===== run.sh =====
#!/bin/bash
# the make line also repeats each setting of config.mk as NAME=value (left out here)
make -C /OpenROAD-flow-scripts/flow DESIGN_CONFIG=/design/flow/config.mk WORK_HOME=/design/flow/orfs CLKGATE_MAP_FILE= finish

===== config.mk =====
export PLATFORM = sky130hd
export DESIGN_NAME = cpu
export DESIGN_NICKNAME = cpu
export VERILOG_FILES = /design/flow/design.v
export SDC_FILE = /design/flow/constraint.sdc
export NUM_CORES = 4
export LEC_CHECK = 0
export CAP_MARGIN = 40
export CELL_PAD_IN_SITES_DETAIL_PLACEMENT = 0
export CORE_MARGIN = 2
export CORE_UTILIZATION = 35
export GPL_ROUTABILITY_DRIVEN = 1
export MIN_ROUTING_LAYER = met1
export PLACE_DENSITY_LB_ADDON = 0.06
export SETUP_SLACK_MARGIN = 0.36
export SLEW_MARGIN = 35

===== constraint.sdc =====
create_clock -name core_clock -period 8.53 [get_ports {clk}]
set_input_delay 1.7060 -clock core_clock [delete_from_list [all_inputs] [get_ports {clk}]]
set_output_delay 1.7060 -clock core_clock [all_outputs]
set_load 0.01 [all_outputs]

===== design.v =====
module ALU(
    input  [31:0] val_A,
    input  [31:0] val_B,
    input  [2:0]  ALU_op,
    output logic [31:0] ALU_out,
    output logic [7:0]  ALU_flags
);
    logic [31:0] sum_result;
    logic [31:0] diff_result;
    logic        overflow_add, overflow_sub;
    logic        signed_ge, signed_lt, signed_gt, signed_le;
    always_comb begin
        sum_result = $signed(val_A) + $signed(val_B);
        diff_result = $signed(val_A) - $signed(val_B);
        overflow_add = (val_A[31] == val_B[31]) && (val_A[31] != sum_result[31]);
        overflow_sub = (val_A[31] != val_B[31]) && (val_A[31] != diff_result[31]);
        signed_ge = ($signed(val_A) >= $signed(val_B));
        signed_lt = ($signed(val_A) < $signed(val_B));
        signed_gt = ($signed(val_A) > $signed(val_B));
        signed_le = ($signed(val_A) <= $signed(val_B));
        case(ALU_op)
            3'b000: begin  
                ALU_out = sum_result;
                ALU_flags[4] = overflow_add;
            end
            3'b001: begin  
                ALU_out = diff_result;
                ALU_flags[4] = overflow_sub;
            end
            3'b010: begin  
                ALU_out = val_A & val_B;
                ALU_flags[4] = 1'b0;
            end
            3'b011: begin  
                ALU_out = val_A | val_B;
                ALU_flags[4] = 1'b0;
            end
            3'b100: begin  
                ALU_out = val_A ^ val_B;
                ALU_flags[4] = 1'b0;
            end
            3'b101: begin  
                ALU_out = ~val_A;
                ALU_flags[4] = 1'b0;
            end
            default: begin  
                ALU_out = 32'b0;
                ALU_flags[4] = 1'b0;
            end
        endcase
        ALU_flags[7] = ALU_out[31];                     
        ALU_flags[6] = (ALU_out == 32'b0);              
        ALU_flags[5] = 1'b0;                            
        ALU_flags[3] = signed_ge;                       
        ALU_flags[2] = signed_lt;                       
        ALU_flags[1] = signed_gt;                       
        ALU_flags[0] = signed_le;                       
    end
endmodule
module shifter(
    input  [31:0] shift_in,     
    input  [1:0]  shift_op,     
    input  [4:0]  shift_amt,    
    output logic [31:0] shift_out   
);
    logic [4:0] valid_shift_amt;
    logic [31:0] rotate_amount;
    assign valid_shift_amt = (shift_amt > 5'd31) ? 5'd31 : shift_amt;
    assign rotate_amount = 32 - valid_shift_amt;
    always_comb begin
        case (shift_op)
            2'b00: begin  
                shift_out = shift_in << valid_shift_amt;
            end
            2'b01: begin  
                shift_out = shift_in >> valid_shift_amt;
            end
            2'b10: begin  
                shift_out = $signed(shift_in) >>> valid_shift_amt;
            end
            2'b11: begin  
                if (valid_shift_amt == 5'd0) begin
                    shift_out = shift_in;   
                end else begin
                    shift_out = (shift_in >> valid_shift_amt) | 
                               (shift_in << rotate_amount);
                end
            end
            default: begin  
                shift_out = shift_in;
            end
        endcase
    end
endmodule
module status_reg_block(
    input  clk,
    input  rst_n,
    input         en_status,     
    input         status_rdy,    
    input  [31:0] status_in,     
    output logic [31:0] status_out   
);
    logic [31:0] status_reg;
    assign status_out = status_rdy ? status_in : status_reg;
    always_ff @(posedge clk or negedge rst_n) begin
        if (!rst_n) begin
            status_reg <= 32'b0;   
        end else if (en_status) begin
            status_reg <= status_in;
        end
    end
endmodule
module regfile(
    input  clk,
    input  [31:0] w_data1,
    input  [3:0]  w_addr1,
    input         w_en1,
    input  [31:0] w_data2,
    input  [3:0]  w_addr2,
    input         w_en2,
    input  [31:0] w_data_ldr,
    input  [3:0]  w_addr_ldr,
    input         w_en_ldr,
    input  [3:0]  A_addr,
    input  [3:0]  B_addr,
    input  [3:0]  shift_addr,
    input  [3:0]  str_addr,
    input  [3:0]  reg_addr,
    input  [1:0]  sel_pc,
    input         load_pc,
    input  [10:0] start_pc,
    input  [10:0] dp_pc,
    output logic [31:0] A_data,
    output logic [31:0] B_data,
    output logic [31:0] shift_data,
    output logic [31:0] str_data,
    output logic [10:0] pc_out,
    output logic [31:0] reg_output
);
    logic [31:0] registers[1:15];   
    logic [10:0] pc_in;
    assign A_data      = (A_addr == 4'd0)     ? 32'b0 : registers[A_addr];
    assign B_data      = (B_addr == 4'd0)     ? 32'b0 : registers[B_addr];
    assign shift_data  = (shift_addr == 4'd0) ? 32'b0 : registers[shift_addr];
    assign str_data    = (str_addr == 4'd0)   ? 32'b0 : registers[str_addr];
    assign reg_output  = (reg_addr == 4'd0)   ? 32'b0 : registers[reg_addr];
    assign pc_out      = registers[4'd15][10:0];   
    assign pc_in       = pc_out + 1'b1;
    always_ff @(posedge clk) begin
        if (w_en1 && w_addr1 != 4'd0) begin
            registers[w_addr1] <= w_data1;
        end else if (w_en2 && w_addr2 != 4'd0) begin
            registers[w_addr2] <= w_data2;
        end else if (w_en_ldr && w_addr_ldr != 4'd0) begin
            registers[w_addr_ldr] <= w_data_ldr;
        end
        if (load_pc) begin
            case (sel_pc)
                2'b01: registers[4'd15] <= {21'b0, start_pc};
                2'b11: registers[4'd15] <= {21'b0, dp_pc};
                default: registers[4'd15] <= {21'b0, pc_in};
            endcase
        end
    end
endmodule
module idecoder(
    input  [31:0] instr,      
    output logic [3:0]  cond,       
    output logic [6:0]  opcode,     
    output logic        en_status,  
    output logic [3:0]  rn,         
    output logic [3:0]  rd,         
    output logic [3:0]  rs,         
    output logic [3:0]  rm,         
    output logic [1:0]  shift_op,   
    output logic [4:0]  imm5,       
    output logic [11:0] imm12,      
    output logic [23:0] imm24,      
    output logic        P,          
    output logic        U,          
    output logic        W           
);
    logic type_I;    
    logic type_RS;   
    assign cond = instr[31:28];       
    assign type_I = instr[25];        
    assign P = instr[24];             
    assign U = instr[23];             
    assign W = instr[21];             
    assign en_status = instr[20];     
    assign rn = instr[19:16];         
    assign rd = instr[15:12];         
    assign rs = instr[11:8];          
    assign rm = instr[3:0];           
    assign shift_op = instr[6:5];     
    assign imm5 = instr[11:7];        
    assign imm12 = instr[11:0];       
    assign imm24 = instr[23:0];       
    assign type_RS = ~type_I & (instr[4] == 1'b1);
    always_comb begin
        case (instr[27:26])
            2'b00: begin  
                if (instr[27:21] == 7'b0011001) begin  
                    opcode = 7'b0000000;
                end else if (instr[27:21] == 7'b0001000) begin  
                    opcode = 7'b0000001;
                end else if (instr[27:21] == 7'b0001001) begin  
                    if (instr[5] == 1'b0) begin   
                        opcode = 7'b1001001;
                    end else begin               
                        opcode = 7'b1001101;
                    end
                end else begin
                    if (type_I) begin
                        case (instr[24:21])
                            4'b0100: opcode = 7'b0000100;  
                            4'b0010: opcode = 7'b0001001;  
                            4'b1010: opcode = 7'b0001010;  
                            4'b0000: opcode = 7'b0001011;  
                            4'b1100: opcode = 7'b0001100;  
                            4'b0001: opcode = 7'b0001101;  
                            4'b1101: opcode = 7'b0000000;  
                            default: opcode = 7'b0000001;  
                        endcase
                    end else if (type_RS) begin
                        case (instr[24:21])
                            4'b0100: opcode = 7'b0111000;  
                            4'b0010: opcode = 7'b0111001;  
                            4'b1010: opcode = 7'b0111010;  
                            4'b0000: opcode = 7'b0111011;  
                            4'b1100: opcode = 7'b0111100;  
                            4'b0001: opcode = 7'b0111101;  
                            4'b1101: opcode = 7'b0110000;  
                            default: opcode = 7'b0000001;  
                        endcase
                    end else begin
                        case (instr[24:21])
                            4'b0100: opcode = 7'b0011000;  
                            4'b0010: opcode = 7'b0011001;  
                            4'b1010: opcode = 7'b0011010;  
                            4'b0000: opcode = 7'b0011011;  
                            4'b1100: opcode = 7'b0011100;  
                            4'b0001: opcode = 7'b0011101;  
                            4'b1101: opcode = 7'b0010000;  
                            default: opcode = 7'b0000001;  
                        endcase
                    end
                end
            end
            2'b01: begin  
                if (instr[20] == 1'b1) begin  
                    if (instr[25] == 1'b0) begin  
                        if (instr[19:16] == 4'b1111) begin  
                            opcode = 7'b1000000;
                        end else begin  
                            opcode = 7'b1100000;
                        end
                    end else begin  
                        opcode = 7'b1101000;
                    end
                end else begin  
                    if (instr[25] == 1'b0) begin  
                        opcode = 7'b1110000;
                    end else begin  
                        opcode = 7'b1111000;
                    end
                end
            end
            2'b10: begin  
                if (instr[25:24] == 2'b10) begin  
                    opcode = 7'b1001000;
                end else begin  
                    opcode = 7'b1001100;
                end
            end
            default: begin  
                opcode = 7'b0000001;  
            end
        endcase
    end
endmodule
module controller(
    input  clk,
    input  rst_n,
    input  [6:0]  opcode,
    input  [31:0] status_reg,
    input  [3:0]  cond,
    input         P,
    input         U,
    input         W,
    input         en_status_decode,
    output logic         waiting,
    output logic         w_en1,
    output logic         w_en2,
    output logic         w_en_ldr,
    output logic         sel_load_LR,
    output logic [1:0]   sel_A_in,
    output logic [1:0]   sel_B_in,
    output logic [1:0]   sel_shift_in,
    output logic         en_A,
    output logic         en_B,
    output logic         en_C,
    output logic         en_S,
    output logic         sel_A,
    output logic         sel_B,
    output logic         sel_post_indexing,
    output logic [2:0]   ALU_op,
    output logic         en_status,
    output logic         status_rdy,
    output logic         load_ir,
    output logic         load_pc,
    output logic [1:0]   sel_pc,
    output logic         ram_w_en1,
    output logic         ram_w_en2
);
    localparam [3:0] RESET = 4'd0;
    localparam [3:0] FETCH = 4'd1;
    localparam [3:0] FETCH_WAIT = 4'd2;
    localparam [3:0] DECODE = 4'd3;
    localparam [3:0] EXECUTE = 4'd4;
    localparam [3:0] MEMORY_INCREMENT_PC = 4'd5;
    localparam [3:0] MEMORY_WAIT = 4'd6;
    localparam [3:0] WRITE_BACK = 4'd7;
    localparam [3:0] LOAD_PC_START = 4'd8;
    localparam [6:0] NOP = 7'b0000000;
    localparam [6:0] HLT = 7'b0000001;
    localparam [6:0] MOV_I = 7'b0001000;
    localparam [3:0] CMP = 4'b1010;
    localparam [2:0] ALU_ADD = 3'b000;
    localparam [2:0] ALU_SUB = 3'b001;
    localparam [2:0] ALU_AND = 3'b010;
    localparam [2:0] ALU_ORR = 3'b011;
    localparam [2:0] ALU_XOR = 3'b100;
    logic N, Z, C, V;
    assign N = status_reg[31];
    assign Z = status_reg[30];
    assign C = status_reg[29];
    assign V = status_reg[28];
    logic [3:0] state;
    always_ff @(posedge clk or negedge rst_n) begin
        if (!rst_n) begin
            state <= RESET;
        end else begin
            case (state)
                RESET: begin
                    state <= LOAD_PC_START;
                end
                LOAD_PC_START: begin
                    state <= FETCH;
                end
                FETCH: begin
                    state <= FETCH_WAIT;
                end
                FETCH_WAIT: begin
                    state <= DECODE;
                end
                DECODE: begin
                    state <= EXECUTE;
                end
                EXECUTE: begin
                    state <= MEMORY_INCREMENT_PC;
                end
                MEMORY_INCREMENT_PC: begin
                    state <= MEMORY_WAIT;
                end
                MEMORY_WAIT: begin
                    state <= WRITE_BACK;
                end
                WRITE_BACK: begin
                    state <= FETCH;
                end
                default: begin
                    state <= RESET;
                end
            endcase
        end
    end
    always_comb begin
        waiting = 1'b1;
        w_en1 = 1'b0;
        w_en2 = 1'b0;
        w_en_ldr = 1'b0;
        sel_load_LR = 1'b0;
        sel_A_in = 2'b00;
        sel_B_in = 2'b00;
        sel_shift_in = 2'b00;
        en_A = 1'b0;
        en_B = 1'b0;
        en_C = 1'b0;
        en_S = 1'b0;
        sel_A = 1'b0;
        sel_B = 1'b0;
        sel_post_indexing = 1'b0;
        ALU_op = ALU_ADD;
        en_status = 1'b0;
        status_rdy = 1'b0;
        load_ir = 1'b0;
        load_pc = 1'b0;
        sel_pc = 2'b00;
        ram_w_en1 = 1'b0;
        ram_w_en2 = 1'b0;
        case (state)
            RESET: begin
                waiting = 1'b1;
            end
            LOAD_PC_START: begin
                waiting = 1'b1;
                load_pc = 1'b1;
                sel_pc = 2'b01;
            end
            FETCH: begin
                waiting = 1'b1;
            end
            FETCH_WAIT: begin
                waiting = 1'b1;
            end
            DECODE: begin
                waiting = 1'b1;
                load_ir = 1'b1;
            end
            EXECUTE: begin
                waiting = 1'b1;
                if (opcode[6] == 1'b0 && cond != 4'b1111) begin
                    if (opcode[3]) begin
                        en_A = 1'b1;
                    end
                    if (opcode[4]) begin
                        en_B = 1'b1;
                    end
                    en_S = 1'b1;
                    if (opcode[4]) begin
                        sel_shift_in = 2'b00;
                    end else begin
                        sel_shift_in = 2'b00;
                    end
                end 
                else if (opcode[6:5] == 2'b11 || opcode[6:3] == 4'b1000) begin
                    if (opcode[3] == 1'b0) begin
                        if (opcode[6:4] == 3'b100) begin  
                            sel_A_in = 2'b11;  
                        end
                        sel_B_in = 2'b00;  
                        en_A = 1'b1;
                        en_B = 1'b0;
                        en_S = 1'b0;
                        sel_shift_in = 2'b00;
                    end 
                    else begin
                        sel_A_in = 2'b00;  
                        sel_B_in = 2'b00;  
                        en_A = 1'b1;
                        en_B = 1'b1;
                        en_S = 1'b1;
                        sel_shift_in = 2'b00;
                    end
                end 
                else if (opcode[6:3] == 4'b1001) begin
                    en_A = 1'b0;
                    if (opcode[1]) begin
                        en_B = 1'b1;
                    end
                    en_S = 1'b1;
                    sel_shift_in = 2'b11;
                end
            end
            MEMORY_INCREMENT_PC: begin
                waiting = 1'b1;
                en_C = 1'b1;
                if (opcode[6] == 1'b0 && cond != 4'b1111) begin
                    sel_pc = 2'b00;
                    load_pc = 1'b1;
                    case (opcode[2:0])
                        3'b000: ALU_op = ALU_ADD;
                        3'b001: ALU_op = ALU_SUB;
                        3'b010: ALU_op = ALU_AND;
                        3'b011: ALU_op = ALU_ORR;
                        3'b100: ALU_op = ALU_XOR;
                        default: ALU_op = ALU_ADD;
                    endcase
                    if (opcode[3] == 1'b0) begin
                        sel_A = 1'b1;
                    end
                    if (opcode[4] == 1'b0) begin
                        sel_B = 1'b1;
                    end
                    sel_post_indexing = 1'b0;
                    sel_load_LR = 1'b0;
                    en_status = en_status_decode;
                    if (opcode[3:0] != CMP) begin
                        w_en1 = 1'b1;
                    end
                    ram_w_en2 = 1'b0;
                end 
                else if (opcode[6:5] == 2'b11 || opcode[6:3] == 4'b1000) begin
                    sel_pc = 2'b00;
                    load_pc = 1'b1;
                    if (U == 1'b0) begin
                        ALU_op = ALU_SUB;
                    end else begin
                        ALU_op = ALU_ADD;
                    end
                    sel_A = 1'b0;  
                    sel_post_indexing = ~P;
                    if (opcode[3] == 1'b1) begin
                        sel_B = 1'b0;  
                    end else begin
                        sel_B = 1'b1;  
                    end
                    sel_load_LR = 1'b0;
                    en_status = en_status_decode;
                    w_en1 = 1'b0;
                    w_en2 = ~P | W;
                    if (opcode[4] == 1'b1) begin  
                        ram_w_en2 = 1'b1;
                    end else begin  
                        ram_w_en2 = 1'b0;
                    end
                end 
                else if (opcode[6:3] == 4'b1001) begin
                    if ((cond == 4'b0000 && Z) || 
                        (cond == 4'b0001 && ~Z) || 
                        (cond == 4'b0010 && C) || 
                        (cond == 4'b0011 && ~C) || 
                        (cond == 4'b0100 && N) || 
                        (cond == 4'b0101 && ~N) || 
                        (cond == 4'b0110 && V) || 
                        (cond == 4'b0111 && ~V) || 
                        (cond == 4'b1000 && C && ~Z) || 
                        (cond == 4'b1001 && (~C || Z)) || 
                        (cond == 4'b1010 && (N == V)) || 
                        (cond == 4'b1011 && (N != V)) || 
                        (cond == 4'b1100 && (~Z && (N == V))) || 
                        (cond == 4'b1101 && (Z || (N != V))) || 
                        (cond == 4'b1110)) begin
                        sel_pc = 2'b11;
                        load_pc = 1'b1;
                    end else begin
                        sel_pc = 2'b00;
                        load_pc = 1'b1;
                    end
                    if (opcode[2] == 1'b1) begin
                        w_en1 = 1'b1;
                        sel_load_LR = 1'b0;
                    end
                    ALU_op = ALU_ADD;
                    sel_A = 1'b1;
                    if (opcode[1] == 1'b1) begin
                        sel_B = 1'b0;
                    end else begin
                        sel_B = 1'b1;
                    end
                    sel_post_indexing = 1'b0;
                    en_status = 1'b0;
                end
            end
            MEMORY_WAIT: begin
                waiting = 1'b1;
                status_rdy = 1'b1;
            end
            WRITE_BACK: begin
                waiting = 1'b1;
                if (opcode[6:4] == 3'b110 || opcode[6:3] == 4'b1000) begin
                    w_en_ldr = 1'b1;
                end
            end
            default: begin
                waiting = 1'b1;
            end
        endcase
    end
endmodule
module datapath(
    input  clk,
    input  rst_n,
    input  [3:0]  w_addr1,
    input         w_en1,
    input  [3:0]  w_addr2,
    input         w_en2,
    input  [3:0]  w_addr_ldr,
    input         w_en_ldr,
    input  [31:0] w_data_ldr,
    input  [3:0]  A_addr,
    input  [3:0]  B_addr,
    input  [3:0]  shift_addr,
    input  [3:0]  str_addr,
    input  [3:0]  reg_addr,       
    input  [1:0]  sel_pc,
    input         load_pc,
    input  [10:0] start_pc,
    input  [1:0]  sel_A_in,
    input  [1:0]  sel_B_in,
    input  [1:0]  sel_shift_in,
    input         en_A,
    input         en_B,
    input         en_S,
    input  [31:0] shift_imme,
    input         sel_shift,
    input  [1:0]  shift_op,
    input         sel_A,
    input         sel_B,
    input         sel_post_indexing,
    input  [31:0] imme_data,
    input  [2:0]  ALU_op,
    input         en_status,
    input         status_rdy,
    input  [31:0] LR_in,
    input         sel_load_LR,
    output logic [31:0] datapath_out,
    output logic [31:0] status_out,
    output logic [31:0] str_data,
    output logic [10:0] PC,
    output logic [31:0] reg_output
);  
    logic [31:0] A_data, B_data, shift_data, str_data_rf;
    logic [10:0] pc_out;
    logic [31:0] reg_output_rf;
    logic [31:0] shift_out;
    logic [31:0] val_A, val_B, ALU_out, shift_amt, status_in;
    logic [7:0]  ALU_flags;
    logic [31:0] A_in, B_in, shift_in;
    logic [31:0] A_reg, B_reg, S_reg, status_out_reg;
    logic [31:0] w_data1;
    logic [3:0]  w_addr1_in;
    assign PC = pc_out;
    assign reg_output = reg_output_rf;
    assign status_out = status_out_reg;
    assign str_data = str_data_rf;
    regfile regfile(
        .clk(clk),
        .w_data1(w_data1),
        .w_addr1(w_addr1_in),
        .w_en1(w_en1),
        .w_data2(ALU_out),
        .w_addr2(w_addr2),
        .w_en2(w_en2),
        .w_data_ldr(w_data_ldr),
        .w_addr_ldr(w_addr_ldr),
        .w_en_ldr(w_en_ldr),
        .sel_pc(sel_pc),
        .load_pc(load_pc),
        .start_pc(start_pc),
        .dp_pc(ALU_out[10:0]),
        .A_addr(A_addr),
        .B_addr(B_addr),
        .shift_addr(shift_addr),
        .str_addr(str_addr),
        .A_data(A_data),
        .B_data(B_data),
        .shift_data(shift_data),
        .str_data(str_data_rf),
        .pc_out(pc_out),
        .reg_output(reg_output_rf),
        .reg_addr(reg_addr)
    );
    shifter shifter(
        .shift_in(B_reg),
        .shift_op(shift_op),
        .shift_amt(S_reg[4:0]),
        .shift_out(shift_out)
    );
    ALU alu(
        .val_A(val_A),
        .val_B(val_B),
        .ALU_op(ALU_op),
        .ALU_out(ALU_out),
        .ALU_flags(ALU_flags)
    );
    status_reg_block status_reg(
        .clk(clk),
        .rst_n(rst_n),
        .en_status(en_status),
        .status_rdy(status_rdy),
        .status_in(status_in),
        .status_out(status_out_reg)
    );
    assign status_in = {24'b0, ALU_flags};
    assign datapath_out = sel_post_indexing ? val_A : ALU_out;
    assign w_data1 = sel_load_LR ? LR_in : ALU_out;
    assign w_addr1_in = sel_load_LR ? 4'd14 : w_addr1;   
    assign val_A = sel_A ? 32'b0 : A_reg;
    assign val_B = sel_B ? imme_data : shift_out; 
    assign shift_amt = sel_shift ? shift_in : shift_imme;
    always_comb begin
        case (sel_A_in)
            2'b00: A_in = A_data;         
            2'b01: A_in = ALU_out;        
            2'b11: A_in = {21'b0, pc_out};  
            default: A_in = A_data;
        endcase
    end
    always_comb begin
        case (sel_B_in)
            2'b00: B_in = B_data;         
            2'b01: B_in = ALU_out;        
            2'b11: B_in = val_B;          
            default: B_in = B_data;
        endcase
    end
    always_comb begin
        case (sel_shift_in)
            2'b00: shift_in = shift_data;  
            2'b01: shift_in = ALU_out;     
            2'b11: shift_in = 32'b0;       
            default: shift_in = shift_data;
        endcase
    end
    always_ff @(posedge clk or negedge rst_n) begin
        if (!rst_n) begin
            A_reg <= 32'b0;
        end else if (en_A) begin
            A_reg <= A_in;
        end
    end
    always_ff @(posedge clk or negedge rst_n) begin
        if (!rst_n) begin
            B_reg <= 32'b0;
        end else if (en_B) begin
            B_reg <= B_in;
        end
    end
    always_ff @(posedge clk or negedge rst_n) begin
        if (!rst_n) begin
            S_reg <= 32'b0;
        end else if (en_S) begin
            S_reg <= shift_amt;
        end
    end
endmodule
module cpu (
    input  clk,
    input  rst_n,
    input  [31:0] instr,
    input  [31:0] ram_data2,
    input  [10:0] start_pc,
    input  [3:0]  reg_addr,   
    output logic         waiting,
    output logic         ram_w_en1,
    output logic         ram_w_en2,
    output logic [10:0]  ram_addr2,
    output logic [31:0]  ram_in2,
    output logic [31:0]  status_out,
    output logic [31:0]  datapath_out,
    output logic [10:0]  pc_out,
    output logic [31:0]  reg_output
);
    logic [31:0] instr_reg;
    logic [3:0]  cond;            
    logic [6:0]  opcode;          
    logic        en_status_decode;  
    logic [3:0]  rn, rd, rs, rm;  
    logic [1:0]  shift_op;        
    logic [4:0]  imm5;            
    logic [11:0] imm12;           
    logic [23:0] imm24;           
    logic        P, U, W;         
    logic [3:0] rt;
    assign rt = rd;
    logic [31:0] status_out_dp;
    logic [31:0] datapath_out_dp;
    logic [31:0] str_data_dp;
    logic [10:0] pc_out_dp;
    logic [31:0] reg_output_dp;
    logic        waiting_ctrl;
    logic        w_en1, w_en2, w_en_ldr, sel_load_LR;
    logic [1:0]  sel_A_in, sel_B_in, sel_shift_in;
    logic        en_A, en_B, en_C, en_S;
    logic        sel_A, sel_B, sel_post_indexing;
    logic [2:0]  ALU_op;
    logic        en_status, status_rdy_ctrl;
    logic        load_ir, load_pc_ctrl;
    logic [1:0]  sel_pc_ctrl;
    logic        ram_w_en1_ctrl, ram_w_en2_ctrl;
    assign waiting = waiting_ctrl;
    assign status_out = status_out_dp;
    assign datapath_out = datapath_out_dp;
    assign pc_out = pc_out_dp;
    assign reg_output = reg_output_dp;
    assign ram_addr2 = datapath_out_dp[10:0];
    assign ram_in2 = str_data_dp;
    assign ram_w_en1 = ram_w_en1_ctrl;
    assign ram_w_en2 = ram_w_en2_ctrl;
    idecoder idecoder(
        .instr(instr_reg),
        .cond(cond),
        .opcode(opcode),
        .en_status(en_status_decode),
        .rn(rn),
        .rd(rd),
        .rs(rs),
        .rm(rm),
        .shift_op(shift_op),
        .imm5(imm5),
        .imm12(imm12),
        .imm24(imm24),
        .P(P),
        .U(U),
        .W(W)
    );
    datapath datapath(
        .clk(clk),
        .rst_n(rst_n),
        .LR_in(ram_data2),
        .sel_load_LR(sel_load_LR),
        .w_addr1(rd),
        .w_en1(w_en1),
        .w_addr2(rn),
        .w_en2(w_en2),
        .w_addr_ldr(rt),            
        .w_en_ldr(w_en_ldr),
        .w_data_ldr(ram_data2),     
        .A_addr(rn),
        .B_addr(rm),
        .shift_addr(rs),
        .str_addr(rt),
        .reg_addr(reg_addr),        
        .sel_pc(sel_pc_ctrl),
        .load_pc(load_pc_ctrl),
        .start_pc(start_pc),
        .sel_A_in(sel_A_in),
        .sel_B_in(sel_B_in),
        .sel_shift_in(sel_shift_in),
        .en_A(en_A),
        .en_B(en_B),
        .en_S(en_S),
        .shift_imme({27'd0, imm5}),
        .sel_shift(1'b0),           
        .shift_op(shift_op),
        .sel_A(sel_A),
        .sel_B(sel_B),
        .sel_post_indexing(sel_post_indexing),
        .imme_data({20'd0, imm12}),
        .ALU_op(ALU_op),
        .en_status(en_status),
        .status_rdy(status_rdy_ctrl),
        .datapath_out(datapath_out_dp),
        .status_out(status_out_dp),
        .str_data(str_data_dp),
        .PC(pc_out_dp),
        .reg_output(reg_output_dp)
    );
    controller controller(
        .clk(clk),
        .rst_n(rst_n),
        .opcode(opcode),
        .status_reg(status_out_dp),
        .cond(cond),
        .P(P),
        .U(U),
        .W(W),
        .en_status_decode(en_status_decode),
        .waiting(waiting_ctrl),
        .w_en1(w_en1),
        .w_en2(w_en2),
        .w_en_ldr(w_en_ldr),
        .sel_load_LR(sel_load_LR),
        .sel_A_in(sel_A_in),
        .sel_B_in(sel_B_in),
        .sel_shift_in(sel_shift_in),
        .en_A(en_A),
        .en_B(en_B),
        .en_C(en_C),
        .en_S(en_S),
        .sel_A(sel_A),
        .sel_B(sel_B),
        .sel_post_indexing(sel_post_indexing),
        .ALU_op(ALU_op),
        .en_status(en_status),
        .status_rdy(status_rdy_ctrl),
        .load_ir(load_ir),
        .load_pc(load_pc_ctrl),
        .sel_pc(sel_pc_ctrl),
        .ram_w_en1(ram_w_en1_ctrl),
        .ram_w_en2(ram_w_en2_ctrl)
    );
    always_ff @(posedge clk or negedge rst_n) begin
        if (!rst_n) begin
            instr_reg <= 32'b0;
        end else if (load_ir) begin
            instr_reg <= instr;
        end
    end
endmodule

==> node_exporter_impl.prom, run 1 <==
# HELP chip_impl_metric Yosys and OpenROAD flow results
# TYPE chip_impl_metric gauge
chip_impl_info{name="outcome",value="finished with violations"} 1
chip_impl_info{name="violated_checks",value="setup timing"} 1
chip_impl_metric{name="cp.buffers_inverters",unit=""} 5
chip_impl_metric{name="final_util",unit="%"} 45.85
chip_impl_metric{name="headroom_to_the_max_slew_limit",unit="%"} 35.57
chip_impl_info{name="yosys-top-cells-count",value="sky130_fd_sc_hd__edfxtp_1, sky130_fd_sc_hd__nand2_1, sky130_fd_sc_hd__mux4_2, sky130_fd_sc_hd__nor2_1, sky130_fd_sc_hd__clkbuf_1"} 1
chip_impl_metric{name="num_vias",unit=""} 44060
chip_impl_metric{name="timing.final.setup_violations",unit=""} 1
chip_impl_metric{name="ys.warnings.count",unit=""} 8
chip_impl_metric{name="p_per_area",unit="nW/um^2"} 272.0
chip_impl_metric{name="yosys.area_share.xor_xnor",unit="%"} 0.6745
chip_impl_metric{name="path_max_fanout",unit=""} 8
chip_impl_metric{name="pwr.group.clock",unit="W"} 0.00328
chip_impl_info{name="r2r-end",value="datapath.regfile.registers[4][31]"} 1
chip_impl_metric{name="routability_congestion_estimate",unit=""} 0.9707
chip_impl_metric{name="seq_cell_power",unit="W"} 0.00421
chip_impl_metric{name="die_height",unit="um"} 374.5
chip_impl_metric{name="post_layout_nonfiller_instances",unit=""} 7094
chip_impl_info{name="critical-path-top-delay-family",value="AND-OR/OR-AND gates"} 1
chip_impl_metric{name="floorplan.initialDensity",unit="%"} 35.38
chip_impl_metric{name="maxClockFrequency",unit="MHz"} 110.5
chip_impl_metric{name="grt_pass1_wl",unit="um"} 323300
chip_impl_metric{name="post_drt_wl_per_cell",unit="um"} 32.43
chip_impl_info{name="main_logic_family_after_synthesis",value="multiplexers"} 1
chip_impl_metric{name="worstPathRequired",unit="ns"} 6.82
chip_impl_metric{name="power.leakage",unit="nW"} 23.70
chip_impl_info{name="timing.critical_path.from_type",value="flip-flop"} 1
chip_impl_metric{name="placed_cells_incl_taps",unit=""} 6863
chip_impl_metric{name="port-buffer-count",unit=""} 206
chip_impl_metric{name="p_int",unit="W"} 0.009911
chip_impl_info{name="worst_reg2reg_path_startpoint",value="datapath.S_reg[1]"} 1
chip_impl_metric{name="critPathArrivalTime",unit="ns"} 7.34
chip_impl_metric{name="cts.reportedPaths.clkPinSlew",unit="ns"} 0.06
chip_impl_metric{name="syn-cell-area",unit="sq um"} 48040
chip_impl_info{name="hold_path_end",value="datapath.A_reg[19]"} 1
chip_impl_metric{name="detailedRoute.firstPassIterationCount",unit=""} 8
chip_impl_metric{name="postRouteAntennaNets",unit=""} 0
chip_impl_metric{name="layout_worst_path_cycle_share",unit="%"} 106.1
chip_impl_info{name="ys.flop_type",value="sky130_fd_sc_hd__edfxtp_1"} 1
chip_impl_metric{name="synthAoiAreaFrac",unit="%"} 17.63
chip_impl_metric{name="via_per_inst",unit=""} 6.211
chip_impl_metric{name="yosys.stat.chipArea",unit="sq um"} 48040
chip_impl_metric{name="ioPinCount",unit=""} 234
chip_impl_metric{name="post_synth_num_cell_types",unit=""} 117
chip_impl_metric{name="period_minus_slack",unit="ns"} 9.046
chip_impl_metric{name="edf_count",unit=""} 459
chip_impl_info{name="min-delay-path-class",value="flip-flop to flip-flop"} 1
chip_impl_metric{name="drtIter0Drc",unit=""} 5144
chip_impl_metric{name="grt_pass1_vias",unit=""} 42670
chip_impl_info{name="setup.worst_path.start",value="datapath.S_reg[1]"} 1
chip_impl_metric{name="power_switching_share",unit="%"} 41.49
chip_impl_info{name="cts_tree",value="yes"} 1
chip_impl_metric{name="setup.reg_to_reg.worst_slack",unit="ns"} 1.78
chip_impl_metric{name="gr-usage-all-layers",unit="%"} 32.02
chip_impl_metric{name="hold_viol",unit=""} 0
chip_impl_metric{name="ys_cells",unit=""} 4497
chip_impl_metric{name="globalRouteOverflowTotal",unit=""} 0
chip_impl_metric{name="worst_hold_path.num_cells",unit=""} 2
chip_impl_metric{name="cp_slowest_stage_delay",unit="ns"} 0.59
chip_impl_metric{name="max_cap_viols",unit=""} 0
chip_impl_info{name="rsz0062_at_grt",value="true"} 1
chip_impl_info{name="area_leaders",value="sky130_fd_sc_hd__edfxtp_1, sky130_fd_sc_hd__mux4_2, sky130_fd_sc_hd__dfrtp_1, sky130_fd_sc_hd__mux2i_1, sky130_fd_sc_hd__mux2_2"} 1
chip_impl_metric{name="route.detailed.drc",unit=""} 0
chip_impl_metric{name="synthToLayoutAreaGrowth",unit="%"} 29.61
chip_impl_info{name="timing_worst_setup_path_type",value="flip-flop to output port"} 1
chip_impl_metric{name="p_seq_share",unit="%"} 24.9
chip_impl_metric{name="syn_avg_cell_area",unit="sq um"} 10.68
chip_impl_metric{name="clock_power_share",unit="%"} 19.3
chip_impl_metric{name="netlist_instances",unit=""} 4497
chip_impl_info{name="setup.worst_path.end_class",value="output port"} 1
chip_impl_metric{name="antenna_found_initial",unit=""} 5
chip_impl_metric{name="worst_skew_pair.late_latency",unit="ns"} 0.70
chip_impl_info{name="ctsRootBufferMaster",value="sky130_fd_sc_hd__clkbuf_16"} 1
chip_impl_metric{name="cts_hold_buf",unit=""} 0
chip_impl_metric{name="number_of_nets_in_the_layout",unit=""} 5448
chip_impl_info{name="power.largest_group",value="combinational logic"} 1
chip_impl_metric{name="die_x",unit="um"} 374.5
chip_impl_metric{name="worstSetupPathDepth",unit=""} 28
chip_impl_metric{name="comb-power",unit="W"} 0.00945
chip_impl_metric{name="clock-skew-final",unit="ns"} 0.04419
chip_impl_metric{name="max-clock-path-buffers",unit=""} 3
chip_impl_metric{name="final_routed_wirelength_across_all_metal_layers",unit="um"} 230100
chip_impl_metric{name="report.final.slew_viol_count",unit=""} 0
chip_impl_metric{name="share_comb_of_total_power",unit="%"} 55.8
chip_impl_metric{name="setup_slack",unit="ns"} -0.5161
chip_impl_metric{name="htree_levels",unit=""} 3
chip_impl_metric{name="synth_simple_gate_area_share",unit="%"} 10.02
chip_impl_metric{name="largest_net_degree_at_the_start_of_global_routing",unit=""} 145
chip_impl_metric{name="design.die.area",unit="sq um"} 140200
chip_impl_metric{name="switchingPower",unit="W"} 0.007028
chip_impl_metric{name="hpwlAfterDp",unit="um"} 159800
chip_impl_metric{name="synth_largest_type_area_fraction",unit="%"} 28.69
chip_impl_metric{name="cts_inserted_buffers",unit=""} 75
chip_impl_info{name="slowest_stage",value="sky130_fd_sc_hd__dfrtp_4"} 1
chip_impl_metric{name="post_synth_mux_area_share",unit="%"} 28.14
chip_impl_metric{name="vdd.ir_drop.worst",unit="V"} 0.0001932
chip_impl_metric{name="adder_cell_fraction_of_synth_area",unit="%"} 3.099
chip_impl_metric{name="cts.sinks",unit=""} 592
chip_impl_info{name="cp-endpoint",value="status_out[6]"} 1
chip_impl_info{name="hold_start",value="datapath.A_reg[19]"} 1
chip_impl_metric{name="synth-seq-area-share",unit="%"} 35.40
chip_impl_metric{name="r2r.worst_path.cells",unit=""} 33
chip_impl_metric{name="max_slew.worst_pin.slew",unit="ns"} 0.9665
chip_impl_info{name="top_cell_type_by_instance_count_after_synthesis",value="sky130_fd_sc_hd__edfxtp_1"} 1
chip_impl_info{name="yosys.area.top_type",value="sky130_fd_sc_hd__edfxtp_1"} 1
chip_impl_metric{name="warnings",unit=""} 114
chip_impl_metric{name="rows",unit=""} 135
chip_impl_metric{name="ys_async_sr_fraction",unit="%"} 18.92
chip_impl_metric{name="ys_ff",unit=""} 592
chip_impl_metric{name="core_area",unit="sq um"} 135800
-- cell type report --
type	instances	area, sq um
fillers	12820	73540
multi-input cells	3361	30630
flip-flops and latches	592	17060
repair buffers	1110	9433
well taps	1781	2228
clock buffers	111	2177
inverters	110	414.1
clock inverters	27	320.3
diodes	2	5.005
-- stage by stage --
step	hold WS, ns	power (W)	setup slack (ns)	setup TNS (ns)	area (sq um)
floorplan	0.4497	0.008105	0.3925	0	48160
global placement	0.4621	0.01276	-0.7290	-1.002	57120
detailed placement	0.4725	0.01276	-0.7180	-0.9778	57380
CTS	0.4866	0.01642	-0.3984	-0.9053	60950
global route	0.5037	0.01767	-0.7134	-1.072	62260
finish	0.4834	0.01694	-0.5161	-0.5161	62270
-- metal layers --
metal  GRT usage [%]  share of wire, %
met2           50.73                46
met5          0.7204             0.073
met3           5.384               7.6
met4           12.42               4.5
met1           43.72                42
-- timing repair --
item / 4_1_cts / 5_1_grt
setup endpoints to repair: 43 / 46
pin swaps: 69 / 64
cloned: 2 / 2
setup buffers: 37 / 43
resized: 275 / 252
==> run 2, diff against run 1 <==
- CELL_PAD_IN_SITES_DETAIL_PLACEMENT: 0 -> unset
- CORE_UTILIZATION: 35 -> 67
- CTS_CLUSTER_DIAMETER: unset -> 356
- CTS_CLUSTER_SIZE: unset -> 98
- GPL_ROUTABILITY_DRIVEN: 1 -> unset
- MIN_ROUTING_LAYER: met1 -> unset
- PLACE_DENSITY_LB_ADDON: 0.06 -> unset
- SETUP_SLACK_MARGIN: 0.36 -> 1.89
- SLEW_MARGIN: 35 -> 20
- TNS_END_PERCENT: unset -> 5
- clock period: 8.53 -> 6.59 ns (I/O delays scaled with it)
==> run 2 against run 1 <==
Net effect: die size down 47%; synthesized cell count stayed put; the flow now stops in global routing (5_1_grt); synthesized area unchanged.
==> node_exporter_impl.prom, run 2 <==
# HELP chip_impl_metric Yosys and OpenROAD flow results
# TYPE chip_impl_metric gauge
chip_impl_info{name="outcome",value="did not finish"} 1
chip_impl_info{name="stop_stage",value="global routing (5_1_grt)"} 1
chip_impl_info{name="run.stop_error",value="[ERROR GRT-0232] Routing congestion too high. Check the congestion heatmap in the GUI."} 1
chip_impl_metric{name="gr-usage-all-layers",unit="%"} 88.09
chip_impl_metric{name="cts.sinks",unit=""} 592
chip_impl_info{name="area_leaders",value="sky130_fd_sc_hd__edfxtp_1, sky130_fd_sc_hd__mux4_2, sky130_fd_sc_hd__dfrtp_1, sky130_fd_sc_hd__mux2i_1, sky130_fd_sc_hd__mux2_2"} 1
chip_impl_metric{name="die_x",unit="um"} 271.8
chip_impl_metric{name="yosys.stat.chipArea",unit="sq um"} 48040
chip_impl_metric{name="ys_async_sr_fraction",unit="%"} 18.92
chip_impl_metric{name="die_height",unit="um"} 271.8
chip_impl_info{name="ctsRootBufferMaster",value="sky130_fd_sc_hd__clkbuf_16"} 1
chip_impl_metric{name="syn_avg_cell_area",unit="sq um"} 10.68
chip_impl_metric{name="hpwlAfterDp",unit="um"} 165200
chip_impl_info{name="main_logic_family_after_synthesis",value="multiplexers"} 1
chip_impl_metric{name="rows",unit=""} 98
chip_impl_info{name="ys.flop_type",value="sky130_fd_sc_hd__edfxtp_1"} 1
chip_impl_metric{name="ioPinCount",unit=""} 234
chip_impl_metric{name="post_synth_num_cell_types",unit=""} 117
chip_impl_metric{name="yosys.area_share.xor_xnor",unit="%"} 0.6745
chip_impl_metric{name="syn-cell-area",unit="sq um"} 48040
chip_impl_metric{name="place_worst_setup_slack",unit="ns"} -1.934
chip_impl_info{name="yosys-top-cells-count",value="sky130_fd_sc_hd__edfxtp_1, sky130_fd_sc_hd__nand2_1, sky130_fd_sc_hd__mux4_2, sky130_fd_sc_hd__nor2_1, sky130_fd_sc_hd__clkbuf_1"} 1
chip_impl_metric{name="synth_simple_gate_area_share",unit="%"} 10.02
chip_impl_metric{name="routability_congestion_estimate",unit=""} 1.105
chip_impl_metric{name="design.die.area",unit="sq um"} 73860
chip_impl_metric{name="edf_count",unit=""} 459
chip_impl_metric{name="post_synth_mux_area_share",unit="%"} 28.14
chip_impl_metric{name="netlist_instances",unit=""} 4497
chip_impl_metric{name="ys_ff",unit=""} 592
chip_impl_metric{name="htree_levels",unit=""} 1
chip_impl_metric{name="synth_largest_type_area_fraction",unit="%"} 28.69
chip_impl_metric{name="floorplan.initialDensity",unit="%"} 67.44
chip_impl_info{name="top_cell_type_by_instance_count_after_synthesis",value="sky130_fd_sc_hd__edfxtp_1"} 1
chip_impl_metric{name="port-buffer-count",unit=""} 206
chip_impl_info{name="yosys.area.top_type",value="sky130_fd_sc_hd__edfxtp_1"} 1
chip_impl_metric{name="synth-seq-area-share",unit="%"} 35.40
chip_impl_metric{name="adder_cell_fraction_of_synth_area",unit="%"} 3.099
chip_impl_metric{name="ys.warnings.count",unit=""} 8
chip_impl_metric{name="cts_inserted_buffers",unit=""} 10
chip_impl_metric{name="ys_cells",unit=""} 4497
chip_impl_metric{name="core_area",unit="sq um"} 71240
chip_impl_metric{name="globalRouteOverflowTotal",unit=""} 341
chip_impl_metric{name="synthAoiAreaFrac",unit="%"} 17.63
chip_impl_metric{name="max-clock-path-buffers",unit=""} 3
[run 2: repair_timing]
action,in CTS
gates resized,366
endpoints found under the setup margin,601
pin swaps,81
setup buffers,49
hold buffers,0
cloned,1
[run 2: metal layers]
metal	overflow	track usage, %
met1	33	88.73
met2	120	96.50
met4	120	84.49
met3	60	81.80
met5	8	62.39
[run 2: stage by stage]
step / cell area, sq um / std cells / util (%) / total power, W
after floorplan: 48540 / 4522 / - / 0.01066
after global placement: 57600 / 6198 / 80.86 / 0.01643
after detailed placement: 58010 / 6224 / 81.43 / 0.01679
after CTS: 59480 / 6290 / 83.49 / 0.01874
==> run 3, diff against run 2 <==
- CAP_MARGIN: 40 -> 0
- CORE_UTILIZATION: 67 -> 72
- CTS_CLUSTER_DIAMETER: 356 -> 97
- CTS_CLUSTER_SIZE: 98 -> 33
- PLACE_DENSITY: unset -> 0.65
- SETUP_SLACK_MARGIN: 1.89 -> 1.15
- TNS_END_PERCENT: 5 -> unset
- clock period: 6.59 -> 8.52 ns (I/O delays scaled with it)
==> run 3 against run 2 <==
Net effect: synthesized cell count stayed put; the flow again stops in global routing (5_1_grt); die size is 6.8% lower; synthesized area stayed put.
==> node_exporter_impl.prom, run 3 <==
# HELP chip_impl_metric Yosys and OpenROAD flow results
# TYPE chip_impl_metric gauge
chip_impl_metric{name="synthAoiAreaFrac",unit="%"} 17.63
chip_impl_metric{name="post_synth_mux_area_share",unit="%"} 28.14
chip_impl_metric{name="gr-usage-all-layers",unit="%"} 85.95
chip_impl_metric{name="die_x",unit="um"} 262.3
chip_impl_metric{name="core_area",unit="sq um"} 65860
chip_impl_metric{name="design.die.area",unit="sq um"} 68810
chip_impl_metric{name="synth_simple_gate_area_share",unit="%"} 10.02
chip_impl_metric{name="netlist_instances",unit=""} 4497
chip_impl_metric{name="cts.sinks",unit=""} 592
chip_impl_metric{name="floorplan.initialDensity",unit="%"} 72.94
chip_impl_metric{name="syn-cell-area",unit="sq um"} 48040
chip_impl_metric{name="yosys.area_share.xor_xnor",unit="%"} 0.6745
chip_impl_metric{name="max-clock-path-buffers",unit=""} 3
chip_impl_info{name="run.stop_error",value="[ERROR GRT-0232] Routing congestion too high. Check the congestion heatmap in the GUI."} 1
chip_impl_metric{name="rows",unit=""} 94
chip_impl_metric{name="syn_avg_cell_area",unit="sq um"} 10.68
chip_impl_metric{name="cts_inserted_buffers",unit=""} 27
chip_impl_info{name="yosys.area.top_type",value="sky130_fd_sc_hd__edfxtp_1"} 1
chip_impl_info{name="top_cell_type_by_instance_count_after_synthesis",value="sky130_fd_sc_hd__edfxtp_1"} 1
chip_impl_metric{name="htree_levels",unit=""} 1
chip_impl_info{name="main_logic_family_after_synthesis",value="multiplexers"} 1
chip_impl_metric{name="die_height",unit="um"} 262.3
chip_impl_info{name="outcome",value="did not finish"} 1
chip_impl_metric{name="synth_largest_type_area_fraction",unit="%"} 28.69
chip_impl_metric{name="edf_count",unit=""} 459
chip_impl_metric{name="ys_ff",unit=""} 592
chip_impl_metric{name="adder_cell_fraction_of_synth_area",unit="%"} 3.099
chip_impl_metric{name="ys_async_sr_fraction",unit="%"} 18.92
chip_impl_metric{name="ys_cells",unit=""} 4497
chip_impl_metric{name="place_worst_setup_slack",unit="ns"} -0.2951
chip_impl_metric{name="yosys.stat.chipArea",unit="sq um"} 48040
chip_impl_metric{name="placed_cells_incl_taps",unit=""} 5715
chip_impl_info{name="yosys-top-cells-count",value="sky130_fd_sc_hd__edfxtp_1, sky130_fd_sc_hd__nand2_1, sky130_fd_sc_hd__mux4_2, sky130_fd_sc_hd__nor2_1, sky130_fd_sc_hd__clkbuf_1"} 1
chip_impl_metric{name="globalRouteOverflowTotal",unit=""} 17
chip_impl_metric{name="ioPinCount",unit=""} 234
chip_impl_info{name="ys.flop_type",value="sky130_fd_sc_hd__edfxtp_1"} 1
chip_impl_info{name="ctsRootBufferMaster",value="sky130_fd_sc_hd__clkbuf_16"} 1
chip_impl_info{name="area_leaders",value="sky130_fd_sc_hd__edfxtp_1, sky130_fd_sc_hd__mux4_2, sky130_fd_sc_hd__dfrtp_1, sky130_fd_sc_hd__mux2i_1, sky130_fd_sc_hd__mux2_2"} 1
chip_impl_info{name="stop_stage",value="global routing (5_1_grt)"} 1
chip_impl_metric{name="hpwlAfterDp",unit="um"} 144700
chip_impl_metric{name="port-buffer-count",unit=""} 206
chip_impl_metric{name="synth-seq-area-share",unit="%"} 35.40
chip_impl_metric{name="post_synth_num_cell_types",unit=""} 117
chip_impl_metric{name="routability_congestion_estimate",unit=""} 1.203
chip_impl_metric{name="ys.warnings.count",unit=""} 8
## run 3: what timing repair did
item | CTS
endpoints found under the setup margin | 46
hold buffers | 0
resized | 436
cloned | 5
pin swaps | 54
setup buffers | 92
hold endpoints to repair | 0
## run 3: routing by layer
metal	GRT overflow	track usage (%)
met4	11	81.88
met1	0	85.62
met5	1	66.94
met3	2	80.41
met2	3	94.34
## run 3: stage by stage
| stage | instance area, sq um | hold slack, ns | utilization, % |
|---|---|---|---|
| 2_1_floorplan | 48330 | 0.4497 | - |
| 3_3_place_gp | 54240 | 0.4611 | 82.35 |
| 3_5_place_dp | 54240 | 0.4702 | 82.35 |
| 4_1_cts | 57180 | 0.4911 | 86.82 |
==> run 4, diff against run 3 <==
- CAP_MARGIN: 0 -> 10
- CORE_UTILIZATION: 72 -> 69
- CTS_CLUSTER_DIAMETER: 97 -> 362
- CTS_CLUSTER_SIZE: 33 -> 61
- MAX_ROUTING_LAYER: unset -> met4
- PLACE_DENSITY: 0.65 -> unset
- SETUP_SLACK_MARGIN: 1.15 -> unset
- clock period: 8.52 -> 7.7 ns (I/O delays scaled with it)
==> run 4 against run 3 <==
Net effect: the run again fails in global routing (5_1_grt); die size increased by 4.3%; synthesized area unchanged; synthesized cell count unchanged.
==> node_exporter_impl.prom, run 4 <==
# HELP chip_impl_metric Yosys and OpenROAD flow results
# TYPE chip_impl_metric gauge
chip_impl_info{name="outcome",value="did not finish"} 1
chip_impl_info{name="ctsRootBufferMaster",value="sky130_fd_sc_hd__clkbuf_16"} 1
chip_impl_info{name="main_logic_family_after_synthesis",value="multiplexers"} 1
chip_impl_metric{name="syn-cell-area",unit="sq um"} 48040
chip_impl_metric{name="core_area",unit="sq um"} 68710
chip_impl_metric{name="routability_congestion_estimate",unit=""} 1.133
chip_impl_metric{name="ys_cells",unit=""} 4497
chip_impl_metric{name="yosys.stat.chipArea",unit="sq um"} 48040
chip_impl_info{name="stop_stage",value="global routing (5_1_grt)"} 1
chip_impl_info{name="run.stop_error",value="[ERROR GRT-0232] Routing congestion too high. Check the congestion heatmap in the GUI."} 1
chip_impl_metric{name="synthAoiAreaFrac",unit="%"} 17.63
chip_impl_metric{name="syn_avg_cell_area",unit="sq um"} 10.68
chip_impl_metric{name="ioPinCount",unit=""} 234
chip_impl_metric{name="adder_cell_fraction_of_synth_area",unit="%"} 3.099
chip_impl_metric{name="netlist_instances",unit=""} 4497
chip_impl_metric{name="gr-usage-all-layers",unit="%"} 83.34
chip_impl_metric{name="port-buffer-count",unit=""} 206
chip_impl_info{name="top_cell_type_by_instance_count_after_synthesis",value="sky130_fd_sc_hd__edfxtp_1"} 1
chip_impl_metric{name="synth_largest_type_area_fraction",unit="%"} 28.69
chip_impl_metric{name="post_synth_mux_area_share",unit="%"} 28.14
chip_impl_info{name="yosys-top-cells-count",value="sky130_fd_sc_hd__edfxtp_1, sky130_fd_sc_hd__nand2_1, sky130_fd_sc_hd__mux4_2, sky130_fd_sc_hd__nor2_1, sky130_fd_sc_hd__clkbuf_1"} 1
chip_impl_metric{name="cts.sinks",unit=""} 592
chip_impl_metric{name="design.die.area",unit="sq um"} 71750
chip_impl_metric{name="die_height",unit="um"} 267.9
chip_impl_metric{name="die_x",unit="um"} 267.9
chip_impl_metric{name="globalRouteOverflowTotal",unit=""} 11
chip_impl_metric{name="synth-seq-area-share",unit="%"} 35.40
chip_impl_metric{name="rows",unit=""} 96
chip_impl_metric{name="hpwlAfterDp",unit="um"} 157000
chip_impl_metric{name="ys_async_sr_fraction",unit="%"} 18.92
chip_impl_metric{name="floorplan.initialDensity",unit="%"} 69.93
chip_impl_metric{name="post_synth_num_cell_types",unit=""} 117
chip_impl_metric{name="cts_hold_buf",unit=""} 0
chip_impl_metric{name="ys_ff",unit=""} 592
chip_impl_metric{name="ys.warnings.count",unit=""} 8
chip_impl_info{name="ys.flop_type",value="sky130_fd_sc_hd__edfxtp_1"} 1
chip_impl_metric{name="synth_simple_gate_area_share",unit="%"} 10.02
chip_impl_info{name="yosys.area.top_type",value="sky130_fd_sc_hd__edfxtp_1"} 1
chip_impl_info{name="area_leaders",value="sky130_fd_sc_hd__edfxtp_1, sky130_fd_sc_hd__mux4_2, sky130_fd_sc_hd__dfrtp_1, sky130_fd_sc_hd__mux2i_1, sky130_fd_sc_hd__mux2_2"} 1
chip_impl_metric{name="htree_levels",unit=""} 1
chip_impl_metric{name="yosys.area_share.xor_xnor",unit="%"} 0.6745
chip_impl_metric{name="cts_inserted_buffers",unit=""} 13
chip_impl_metric{name="max-clock-path-buffers",unit=""} 3
chip_impl_metric{name="edf_count",unit=""} 459
-- run 4: routing by layer --
metal	track usage (%)	GRT overflow
met5	-	-
met4	79.90	5
met3	72.95	6
met2	92.63	0
met1	83.55	0
-- run 4: per-stage QoR --
step,hold WS (ns),instances,setup slack (ns),cell area (sq um)
after floorplan,0.4497,4522,0.009087,48220
after global placement,0.4619,6041,-0.9910,56300
after CTS,0.5273,6110,-0.9955,57830
after detailed placement,0.4742,6043,-1.135,56340
-- run 4: timing repair --
action | CTS
cloned | 4
endpoints found under the setup margin | 46
buffers inserted | 43
gates resized | 316
pin swaps | 61
==> run 5, diff against run 4 <==
- CAP_MARGIN: 10 -> 40
- CELL_PAD_IN_SITES_DETAIL_PLACEMENT: unset -> 1
- CELL_PAD_IN_SITES_GLOBAL_PLACEMENT: unset -> 3
- CORE_UTILIZATION: 69 -> 15
- CTS_CLUSTER_DIAMETER: 362 -> unset
- CTS_CLUSTER_SIZE: 61 -> unset
- GPL_ROUTABILITY_DRIVEN: unset -> 0
- MAX_ROUTING_LAYER: met4 -> unset
- PLACE_DENSITY_LB_ADDON: unset -> 0.09
- clock period: 7.7 -> 7.2 ns (I/O delays scaled with it)
==> run 5 against run 4 <==
Net effect: now fails the layout checks on setup timing; synthesized cell count stayed put; synthesized area did not move; die size grew to 4.5 times the previous value.
==> node_exporter_impl.prom, run 5 <==
# HELP chip_impl_metric Yosys and OpenROAD flow results
# TYPE chip_impl_metric gauge
chip_impl_metric{name="cts_hold_buf",unit=""} 0
chip_impl_info{name="main_logic_family_after_synthesis",value="multiplexers"} 1
chip_impl_metric{name="post_synth_num_cell_types",unit=""} 117
chip_impl_info{name="hold_start",value="datapath.status_reg.status_reg[1]"} 1
chip_impl_metric{name="ys_ff",unit=""} 592
chip_impl_metric{name="critPathArrivalTime",unit="ns"} 7.43
chip_impl_metric{name="route.detailed.drc",unit=""} 0
chip_impl_metric{name="headroom_to_the_max_slew_limit",unit="%"} 29.04
chip_impl_info{name="slowest_stage",value="sky130_fd_sc_hd__dfrtp_4"} 1
chip_impl_metric{name="rows",unit=""} 207
chip_impl_info{name="setup.worst_path.end_class",value="output port"} 1
chip_impl_metric{name="synth_largest_type_area_fraction",unit="%"} 28.69
chip_impl_info{name="min-delay-path-class",value="flip-flop to flip-flop"} 1
chip_impl_metric{name="synth_simple_gate_area_share",unit="%"} 10.02
chip_impl_metric{name="report.final.slew_viol_count",unit=""} 0
chip_impl_metric{name="largest_net_degree_at_the_start_of_global_routing",unit=""} 96
chip_impl_metric{name="num_vias",unit=""} 45310
chip_impl_metric{name="worstPathRequired",unit="ns"} 5.76
chip_impl_metric{name="placed_area",unit="sq um"} 64160
chip_impl_metric{name="layout_worst_path_cycle_share",unit="%"} 123.1
chip_impl_metric{name="floorplan.initialDensity",unit="%"} 15.09
chip_impl_metric{name="hold_viol",unit=""} 0
chip_impl_metric{name="adder_cell_fraction_of_synth_area",unit="%"} 3.099
chip_impl_metric{name="yosys.area_share.xor_xnor",unit="%"} 0.6745
chip_impl_metric{name="power.leakage",unit="nW"} 26.74
chip_impl_metric{name="timing.final.setup_violations",unit=""} 40
chip_impl_metric{name="p_seq_share",unit="%"} 20.6
chip_impl_info{name="ctsRootBufferMaster",value="sky130_fd_sc_hd__clkbuf_16"} 1
chip_impl_metric{name="design.die.area",unit="sq um"} 324800
chip_impl_metric{name="hpwlAfterDp",unit="um"} 243300
chip_impl_metric{name="cts.reportedPaths.clkPinSlew",unit="ns"} 0.06
chip_impl_metric{name="cp_slowest_stage_delay",unit="ns"} 0.54
chip_impl_metric{name="clock-skew-final",unit="ns"} 0.07480
chip_impl_metric{name="logic_area",unit="sq um"} 32190
chip_impl_info{name="violated_checks",value="setup timing"} 1
chip_impl_metric{name="setup.reg_to_reg.worst_slack",unit="ns"} 0.40
chip_impl_info{name="hold_path_end",value="datapath.status_reg.status_reg[1]"} 1
chip_impl_metric{name="pwr.group.clock",unit="W"} 0.00443
chip_impl_info{name="timing.critical_path.from_type",value="flip-flop"} 1
chip_impl_metric{name="vdd.ir_drop.worst",unit="V"} 0.0001877
chip_impl_metric{name="grt_pass1_wl",unit="um"} 438900
chip_impl_info{name="top_cell_type_by_instance_count_after_synthesis",value="sky130_fd_sc_hd__edfxtp_1"} 1
chip_impl_metric{name="syn-cell-area",unit="sq um"} 48040
chip_impl_metric{name="design_power_total",unit="W"} 0.02445
chip_impl_metric{name="die_x",unit="um"} 569.9
chip_impl_metric{name="post_synth_mux_area_share",unit="%"} 28.14
chip_impl_metric{name="ys.warnings.count",unit=""} 8
chip_impl_metric{name="fillers",unit=""} 35670
chip_impl_metric{name="drtIter0Drc",unit=""} 3117
chip_impl_metric{name="syn_avg_cell_area",unit="sq um"} 10.68
chip_impl_metric{name="setup_slack",unit="ns"} -1.666
chip_impl_metric{name="cp.buffers_inverters",unit=""} 8
chip_impl_info{name="power.largest_group",value="combinational logic"} 1
chip_impl_info{name="cp-endpoint",value="status_out[6]"} 1
chip_impl_metric{name="clock_power_share",unit="%"} 18.1
chip_impl_metric{name="antenna_found_initial",unit=""} 20
chip_impl_info{name="worst_reg2reg_path_startpoint",value="datapath.S_reg[1]"} 1
chip_impl_metric{name="postRouteAntennaNets",unit=""} 0
chip_impl_info{name="rsz0062_at_grt",value="true"} 1
chip_impl_metric{name="core_area",unit="sq um"} 318300
chip_impl_metric{name="seq_cell_power",unit="W"} 0.00503
chip_impl_metric{name="cts.sinks",unit=""} 592
chip_impl_metric{name="edf_count",unit=""} 459
chip_impl_metric{name="p_per_area",unit="nW/um^2"} 340.4
chip_impl_info{name="ys.flop_type",value="sky130_fd_sc_hd__edfxtp_1"} 1
chip_impl_metric{name="die_height",unit="um"} 569.9
chip_impl_metric{name="warnings",unit=""} 108
chip_impl_metric{name="max_slew.worst_pin.slew",unit="ns"} 1.064
chip_impl_metric{name="worst_hold_path.num_cells",unit=""} 1
chip_impl_metric{name="cts_inserted_buffers",unit=""} 86
chip_impl_metric{name="place_worst_setup_slack",unit="ns"} -2.440
chip_impl_metric{name="switchingPower",unit="W"} 0.01045
chip_impl_metric{name="max-clock-path-buffers",unit=""} 3
chip_impl_info{name="yosys-top-cells-count",value="sky130_fd_sc_hd__edfxtp_1, sky130_fd_sc_hd__nand2_1, sky130_fd_sc_hd__mux4_2, sky130_fd_sc_hd__nor2_1, sky130_fd_sc_hd__clkbuf_1"} 1
chip_impl_metric{name="share_comb_of_total_power",unit="%"} 61.3
chip_impl_metric{name="worstSetupPathDepth",unit=""} 32
chip_impl_metric{name="globalRouteOverflowTotal",unit=""} 0
chip_impl_metric{name="yosys.stat.chipArea",unit="sq um"} 48040
chip_impl_metric{name="final_cell_area",unit="sq um"} 71820
chip_impl_metric{name="r2r.worst_path.cells",unit=""} 35
chip_impl_metric{name="grt_pass1_vias",unit=""} 47450
chip_impl_metric{name="port-buffer-count",unit=""} 206
chip_impl_metric{name="post_drt_wl_per_cell",unit="um"} 32.80
chip_impl_metric{name="synthAoiAreaFrac",unit="%"} 17.63
chip_impl_metric{name="path_max_fanout",unit=""} 5
chip_impl_metric{name="ys_async_sr_fraction",unit="%"} 18.92
chip_impl_metric{name="final_util",unit="%"} 22.56
chip_impl_metric{name="synth-seq-area-share",unit="%"} 35.40
chip_impl_metric{name="comb-power",unit="W"} 0.0150
chip_impl_metric{name="maxClockFrequency",unit="MHz"} 112.8
chip_impl_info{name="cts_tree",value="yes"} 1
chip_impl_info{name="critical-path-top-delay-family",value="AND-OR/OR-AND gates"} 1
chip_impl_metric{name="max_cap_viols",unit=""} 0
chip_impl_info{name="outcome",value="finished with violations"} 1
chip_impl_metric{name="via_per_inst",unit=""} 4.545
chip_impl_info{name="r2r-end",value="datapath.regfile.registers[2][31]"} 1
chip_impl_metric{name="p_int",unit="W"} 0.01400
chip_impl_info{name="area_leaders",value="sky130_fd_sc_hd__edfxtp_1, sky130_fd_sc_hd__mux4_2, sky130_fd_sc_hd__dfrtp_1, sky130_fd_sc_hd__mux2i_1, sky130_fd_sc_hd__mux2_2"} 1
chip_impl_info{name="timing_worst_setup_path_type",value="flip-flop to output port"} 1
chip_impl_info{name="setup.worst_path.start",value="datapath.S_reg[1]"} 1
chip_impl_metric{name="detailedRoute.firstPassIterationCount",unit=""} 5
chip_impl_metric{name="final_routed_wirelength_across_all_metal_layers",unit="um"} 327000
chip_impl_metric{name="power_switching_share",unit="%"} 42.75
chip_impl_metric{name="ioPinCount",unit=""} 234
chip_impl_metric{name="number_of_nets_in_the_layout",unit=""} 5901
chip_impl_metric{name="netlist_instances",unit=""} 4497
chip_impl_metric{name="synthToLayoutAreaGrowth",unit="%"} 49.48
chip_impl_metric{name="regArea",unit="sq um"} 17060
chip_impl_metric{name="period_minus_slack",unit="ns"} 8.866
chip_impl_metric{name="worst_skew_pair.late_latency",unit="ns"} 0.74
chip_impl_metric{name="gr-usage-all-layers",unit="%"} 19.68
chip_impl_info{name="yosys.area.top_type",value="sky130_fd_sc_hd__edfxtp_1"} 1
chip_impl_metric{name="htree_levels",unit=""} 3
chip_impl_metric{name="ys_cells",unit=""} 4497
==> run 5: layout make-up <==
cell class,instances,share of cell area (%)
Antenna cell,13,0.04530
Clock buffer,117,3.258
Clock inverter,43,0.7161
Inverter,110,0.5976
Multi-Input combinational cell,3361,44.83
Sequential cell,592,23.76
Tap cell,4180,7.282
Timing Repair Buffer,1552,19.51
==> run 5: layer usage <==
metal | up-vias | GRT usage [%] | wire (um)
li1 | 19950 | - | -
met1 | 24270 | 27.40 | 154600
met2 | 895 | 33.59 | 158600
met3 | 191 | 1.521 | 8876
met4 | 0 | 2.980 | 4915
met5 | - | 0 | 0
==> run 5: stage by stage <==
| step | hold slack [ns] | setup TNS (ns) | instances |
|---|---|---|---|
| floorplan | 0.4497 | -0.1232 | 4522 |
| global placement | 0.4627 | -65.26 | 9601 |
| detailed placement | 0.4709 | -64.72 | 9632 |
| CTS | 0.4853 | -33.68 | 9894 |
| global route | 0.5098 | -36.49 | 9959 |
| finish | 0.4805 | -25.88 | 9968 |
==> run 5: what timing repair did <==
| action | 4_1_cts | 5_1_grt |
|---|---|---|
| pin swaps | 128 | 128 |
| setup buffers | 106 | 82 |
| gates cloned | 3 | 3 |
| setup endpoints to repair | 152 | 63 |
| gates resized | 713 | 311 |
Power and IR drop assume default switching activity.
